== run A ==
Design asx_soupbintcp_itch, start of the top module:
module asx_soupbintcp_itch (
    input  wire        clk,
    input  wire        rst,
    input  wire        ip_payload_valid,
    input  wire [7:0]  ip_payload_data,
    input  wire        ip_payload_start,
    input  wire        ip_payload_end,
    output wire [15:0] tcp_src_port,
    output wire [15:0] tcp_dst_port,
    output wire [31:0] tcp_seq_num,
    output wire [31:0] tcp_ack_num,
    output wire [3:0] tcp_data_offset,
    output wire [7:0] tcp_flags,
    output wire [15:0] tcp_window,
    output wire tcp_flag_syn,
    output wire tcp_flag_ack,
    output wire tcp_flag_fin,
    output wire tcp_flag_rst,
    output wire tcp_flag_psh,
    output wire tcp_header_valid,
    output wire tcp_parse_error,
    output wire session_active,
    output wire [63:0] session_sequence,
    output wire [7:0] pkt_type,
    output wire pkt_type_valid,
    output wire pkt_heartbeat,
    output wire pkt_login_accepted,
    output wire pkt_login_rejected,
    output wire pkt_end_session,
    output wire [31:0] seq_data_count,
    output wire [31:0] heartbeat_count,
    output wire parse_error,
    output wire msg_valid,
    output wire [7:0] msg_type,
    output wire msg_error,
    output wire [31:0] timestamp,
    output wire [63:0] order_id,
    output wire [31:0] orderbook_id,
    output wire side,
    output wire add_order_valid,
    output wire add_order_start,
    output wire [63:0] quantity,
    output wire [31:0] price,
    output wire [15:0] order_attributes,
    output wire order_executed_valid,
    output wire [63:0] exec_quantity,
    output wire order_cancel_valid,
    output wire order_delete_valid,
    output wire order_replace_valid,
    output wire directory_valid,
    output wire system_event_valid,
    output wire [7:0] event_code,
    output wire [31:0] total_messages,
    output wire [31:0] parse_errors
);
clock: 2.71 ns
lec_check: 0
abc_area: 1
cap_margin: 20
core_margin: 2
core_utilization: 72
cts_cluster_diameter: 315
cts_cluster_size: 41
max_routing_layer: met4
place_density: 0.66
setup_slack_margin: 0.72
slew_margin: 20
run.sh (not shown) runs the stock make flow with config.mk's settings and CLKGATE_MAP_FILE=.
Run A: it failed during 5_1_grt, and the tool reported GRT-0116.
Input-level comparison between run B and run A:
Settings: removing MAX_ROUTING_LAYER (formerly met4); removing SETUP_SLACK_MARGIN (formerly 0.72); changing CTS_CLUSTER_DIAMETER from 315 to 397; removing PLACE_DENSITY (formerly 0.66); removing CTS_CLUSTER_SIZE (formerly 41); changing the clock period (ns, I/O delays scaled along) from 2.71 to 1.45.
[summary]
The flow ended early for run B: it failed with a tool error in 3_5_place_dp.
From run B to run A, total die size did not move at all.
As far as count of flip-flops with a built-in enable after synthesis goes, run A and run B are indistinguishable; the numbers are identical.
Diff run A..run B | number of unique standard cell types used by synthesis | unchanged
[compare] base=run A new=run B: weighted congestion reported at the end of routability-driven placement went down, synthesized cell count roughly the same, yosys synthesis chip area flat, number of synthesized register bits saw little to no change, average cell area after synthesis was more or less identical.
From run A to run B, synthesized area did not move at all.
Number of nets at floorplan: run B vs run A identical
--- input diff run B..run C ---
Settings: removing ABC_AREA (formerly 1); changing CORE_UTILIZATION from 72 to 9; removing CTS_CLUSTER_DIAMETER (formerly 397); changing the clock period (ns, I/O delays scaled along) from 1.45 to 7.24.
Findings:
Summary of run B and run C: one run falls short of a clean finish, namely run B.
Run C: area fraction in and, or, nand and nor cells lower than run B
[run C] die area rose 630% relative to run B
The chip area from the yosys synthesis statistics number comes out lower for run C vs run B.
Gate count after technology mapping: run C < run B
Setup changes, run C to run D
Settings: a change of CORE_UTILIZATION from 9 to 70; a change of the clock period (ns, I/O delays scaled along) from 7.24 to 1.45.
## What came out
Die outline width: run D < run C
Comparing run D against run C, there is no change at all in cell count after synthesis.
Diff run D..run C | sequential share of the synthesized area | unchanged
From run C to run D the numbers moved as follows: height of the die decreased about 60%; standard-cell row count shows a reduction of about 64%; total cells reported by yosys after synthesis essentially unchanged; effective utilization at floorplan shows an increase of 62 points.
Run D vs run C: die size down in run D
Measured against each other, run C and run D differ in final RePlAce weighted congestion, the higher figure coming from run D.
Run D never completed, since it errored out during 3_5_place_dp.
Any difference in async set-or-reset flop fraction in the synthesized netlist between run D and run C is small enough to ignore.
Reported for run C and run D, count of input and output buffers turned out identical to the last digit.
Changes in run E relative to run D:
Settings: changing CORE_UTILIZATION from 70 to 40; changing the clock period (ns, I/O delays scaled along) from 1.45 to 3.63.
Findings:
- Diff run D -> run E | final weighted congestion of routability-driven global placement | down by more than 10%
- Diff run D..run E | flip-flop and latch count after synthesis | unchanged
- Run E: all stages complete, timing, DRC and antenna checks passed
- From run D to run E the numbers moved as follows: overall die width up about 30%, synthesized netlist net count level, sequential cell area fraction in the yosys report ~0 delta, post-synthesis compound-gate area fraction held.
- The core region area of run E was inferior to that of run D.
- Floorplan utilization: run D and run E compared, higher one is run D
- [compare] base=run D new=run E: number of placement rows increased by about 32% relative to the old numbers, full die area increased by about 70% relative to the old numbers.
## Diff of input files: run F against run E
Settings: an added CTS_CLUSTER_SIZE of 29; a change of CORE_UTILIZATION from 40 to 57; a change of the clock period (ns, I/O delays scaled along) from 3.63 to 2.02.
- | run F | all stages done | FAIL | negative setup slack |
- The lower maximum achievable frequency of run E and run F is in run E.
- Delta (run F minus run E): final net count rose by 287; global-route usage rose by 14 points; clock buffer count from CTS fell by about 6%; core utilization rose by 31 points; power rose by 76%.
- When the final numbers for run E and run F were put side by side, the global-route wire length before repair turned out to be smaller in run E.
- soupbintcp_inst.session_seq_reg[49] as the end point of the critical path was reported by run E, and soupbintcp_inst.state[0] by run F.
- Comparing run E and run F, final wirelength is higher on run F.
- Relative to run E, growth of design area from synthesis to finish increased by 13 points in run F.

* * *

Starting RTL as in the previous note.
clock: 3.36 ns
lec_check: 0
abc_area: 1
cap_margin: 20
cell_pad_in_sites_detail_placement: 2
core_aspect_ratio: 1.54
core_margin: 5
core_utilization: 48
gpl_timing_driven: 1
max_routing_layer: met4
slew_margin: 25
tns_end_percent: 60
The baseline aborted during 3_5_place_dp.
Then changed:
- CELL_PAD_IN_SITES_DETAIL_PLACEMENT: 2 -> unset
- CORE_ASPECT_RATIO: 1.54 -> 1.33
- CORE_MARGIN: 5 -> 2
- CORE_UTILIZATION: 48 -> 62
- GPL_TIMING_DRIVEN: 1 -> unset
- MAX_ROUTING_LAYER: met4 -> unset
- SLEW_MARGIN: 25 -> 20
- TNS_END_PERCENT: 60 -> unset
- clock period: 3.36 -> 2.56 ns (I/O delays scaled with it)
Outcome:
- The changed run finished with negative setup slack left
- die size came out lower by 26%
- area after synthesis does not change
- synthesized cell count does not change
Then changed:
- ABC_AREA: 1 -> unset
- CORE_ASPECT_RATIO: 1.33 -> unset
- CORE_UTILIZATION: 62 -> 71
- clock period: 2.56 -> 3.63 ns (I/O delays scaled with it)
Now the flow stopped in 5_1_grt with GRT-0232. Die size came out lower by about a fifth. Synthesized cell count came out lower by about a fifth. Synthesized area came out lower by a little under a tenth.
Then changed:
- CORE_UTILIZATION: 71 -> 40
- clock period: 3.63 -> 5.0 ns (I/O delays scaled with it)
With this change the flow finished with timing, DRC and antenna clean.
Die area went up by well over a third.
Synthesized cell count is unchanged.
Area after synthesis stays the same.
Then changed:
- CORE_UTILIZATION: 40 -> 68
- CTS_CLUSTER_SIZE: unset -> 31
- SETUP_SLACK_MARGIN: unset -> 0.36
- clock period: 5.0 -> 2.02 ns (I/O delays scaled with it)
=> Now the flow stopped in 4_1_cts, error DPL-0038; synthesized area does not change; die size fell by 41%; synthesized cell count is unchanged.

* * *

build 47:
asx_soupbintcp_itch again, from the RTL that the note above started with.
// asx_soupbintcp_itch
module asx_soupbintcp_itch (
    input  wire        clk,
    input  wire        rst,
    input  wire        ip_payload_valid,
    input  wire [7:0]  ip_payload_data,
    input  wire        ip_payload_start,
    input  wire        ip_payload_end,
    output wire [15:0] tcp_src_port,
    output wire [15:0] tcp_dst_port,
    output wire [31:0] tcp_seq_num,
    output wire [31:0] tcp_ack_num,
    output wire [3:0] tcp_data_offset,
    output wire [7:0] tcp_flags,
    output wire [15:0] tcp_window,
    output wire tcp_flag_syn,
    output wire tcp_flag_ack,
    output wire tcp_flag_fin,
    output wire tcp_flag_rst,
    output wire tcp_flag_psh,
    output wire tcp_header_valid,
    output wire tcp_parse_error,
    output wire session_active,
    output wire [63:0] session_sequence,
    output wire [7:0] pkt_type,
    output wire pkt_type_valid,
    output wire pkt_heartbeat,
    output wire pkt_login_accepted,
    output wire pkt_login_rejected,
    output wire pkt_end_session,
    output wire [31:0] seq_data_count,
    output wire [31:0] heartbeat_count,
    output wire parse_error,
    output wire msg_valid,
    output wire [7:0] msg_type,
    output wire msg_error,
    output wire [31:0] timestamp,
    output wire [63:0] order_id,
    output wire [31:0] orderbook_id,
    output wire side,
    output wire add_order_valid,
    output wire add_order_start,
    output wire [63:0] quantity,
    output wire [31:0] price,
    output wire [15:0] order_attributes,
    output wire order_executed_valid,
  ...
make LEC_CHECK=0 ABC_AREA=1 CAP_MARGIN=20 CORE_MARGIN=2 CORE_UTILIZATION=72 CTS_CLUSTER_DIAMETER=394 CTS_CLUSTER_SIZE=97 PLACE_DENSITY=0.86 SLEW_MARGIN=20 finish   # period 2.77 ns
FAIL build 47 @ 5_1_grt: tool exited with error
Relative to build 47, the following input files were edited for build 20:
==> flow/config.mk <==
export PLATFORM = sky130hd
export DESIGN_NAME = asx_soupbintcp_itch
export DESIGN_NICKNAME = asx_soupbintcp_itch
export VERILOG_FILES = /design/flow/design.v
export SDC_FILE = /design/flow/constraint.sdc
export NUM_CORES = 4
export LEC_CHECK = 0
export CAP_MARGIN = 20
export CORE_ASPECT_RATIO = 1.2
export CORE_MARGIN = 2
export CORE_UTILIZATION = 66
export CTS_CLUSTER_SIZE = 51
export GPL_TIMING_DRIVEN = 1
export HOLD_SLACK_MARGIN = 0.27
export SETUP_SLACK_MARGIN = -0.2
export SLEW_MARGIN = 40
[summary]
Build 20 -> stages 100% | layout checks FAIL | negative setup slack. Build 20 ends up with lower chip area from the yosys synthesis statistics than build 47 does. Build 47 and build 20 ended up with nearly the same async set-or-reset flop fraction in the synthesized netlist. Of build 47 and build 20, the run reporting the lower basic-gate share of the synthesized area counting and, or, nand and nor cells was build 20.
Here is what was changed in the inputs of build 63 compared with build 20.
==> flow/config.mk <==
export PLATFORM = sky130hd
export DESIGN_NAME = asx_soupbintcp_itch
export DESIGN_NICKNAME = asx_soupbintcp_itch
export VERILOG_FILES = /design/flow/design.v
export SDC_FILE = /design/flow/constraint.sdc
export NUM_CORES = 4
export LEC_CHECK = 0
export ABC_AREA = 1
export CAP_MARGIN = 20
export CORE_MARGIN = 2
export CORE_UTILIZATION = 72
export CTS_CLUSTER_DIAMETER = 394
export CTS_CLUSTER_SIZE = 97
export PLACE_DENSITY = 0.36
export SLEW_MARGIN = 20
==> results <==
Part of the Yosys area used for sequential elements down 4.5 points in build 63 wrt build 20
The run showing the smaller synthesized cell count is build 20.
Aoi/oai-family share of the synthesized area ended up 3.5 points higher on build 63 than on build 20.
Comparing build 20 and build 63, the lower number of nets at floorplan was measured on build 20.
Mean instance size in the synthesized netlist in build 63 is 1.8 µm² lower than in build 20
Build 63: aborted in 5_1_grt (tool error)
Die span in y (build 20 / build 63): 1.10
Summary: with build 20 as the reference, cell count in the Yosys report in build 63 moved up by more than a quarter.
--- input diff build 63..build 9 ---
==> flow/config.mk <==
export PLATFORM = sky130hd
export DESIGN_NAME = asx_soupbintcp_itch
export DESIGN_NICKNAME = asx_soupbintcp_itch
export VERILOG_FILES = /design/flow/design.v
export SDC_FILE = /design/flow/constraint.sdc
export NUM_CORES = 4
export LEC_CHECK = 0
export CAP_MARGIN = 20
export CORE_MARGIN = 2
export CORE_UTILIZATION = 72
export MAX_ROUTING_LAYER = met4
export PLACE_DENSITY = 0.66
export SLEW_MARGIN = 20
==> flow/constraint.sdc <==
create_clock -name core_clock -period 4.07 [get_ports {clk}]
set_input_delay 0.8140 -clock core_clock [delete_from_list [all_inputs] [get_ports {clk}]]
set_output_delay 0.8140 -clock core_clock [all_outputs]
set_load 0.01 [all_outputs]
- Build 9: aborted in 5_1_grt (tool error)
- Going from build 63 to build 9, placement-stage cell area shrinks by 2800 µm².
- Lower cell count after synthesis among build 63 and build 9: build 9
- Status: adder-cell share of the synthesized area parity (build 9, build 63)
- Taking build 63 as 1.0, build 9 lands at 0.77 on yosys stat cell total.
- When build 9 is measured against build 63, its post-synth area from yosys stat turns out about 7% lower.
- Comparing build 63 and build 9, the higher worst slack at placement is on build 9.
- Against build 63 as the reference, build 9 delivers a higher fraction of synthesized cell area in xor and xnor cells.
- Total clock buffers created by CTS delta for build 9 relative to build 63: 62 higher
> inputs changed (build 9 -> build 19)
==> flow/config.mk <==
export PLATFORM = sky130hd
export DESIGN_NAME = asx_soupbintcp_itch
export DESIGN_NICKNAME = asx_soupbintcp_itch
export VERILOG_FILES = /design/flow/design.v
export SDC_FILE = /design/flow/constraint.sdc
export NUM_CORES = 4
export LEC_CHECK = 0
export ABC_AREA = 1
export CAP_MARGIN = 20
export CORE_MARGIN = 2
export CORE_UTILIZATION = 72
export CTS_CLUSTER_DIAMETER = 394
export CTS_CLUSTER_SIZE = 97
export PLACE_DENSITY = 0.4
export SLEW_MARGIN = 20
==> flow/constraint.sdc <==
create_clock -name core_clock -period 2.77 [get_ports {clk}]
set_input_delay 0.5540 -clock core_clock [delete_from_list [all_inputs] [get_ports {clk}]]
set_output_delay 0.5540 -clock core_clock [all_outputs]
set_load 0.01 [all_outputs]
[summary]
Build 19 did not finish; the tool stopped in 5_1_grt with error GRT-0232. Build 9: it failed during 5_1_grt, and the tool reported GRT-0116. Taking build 9 as the reference point, the number of CTS-inserted buffers of build 19 falls by 62. Build 19 vs build 9 — count of mapped cells out of synthesis climbed by more than a quarter. Build 19 against build 9: number of standard-cell rows in the floorplan increased 3, net count after synthesis increased 29%, die area increased about 7.5%. Build 19 vs build 9 — cell area after technology mapping rose about 8%. Compared build 19 vs build 9, and number of gates resized after CTS is up in build 19. Delta(area of the core, build 19 - build 9) > 0.
Power and IR drop assume default switching activity.
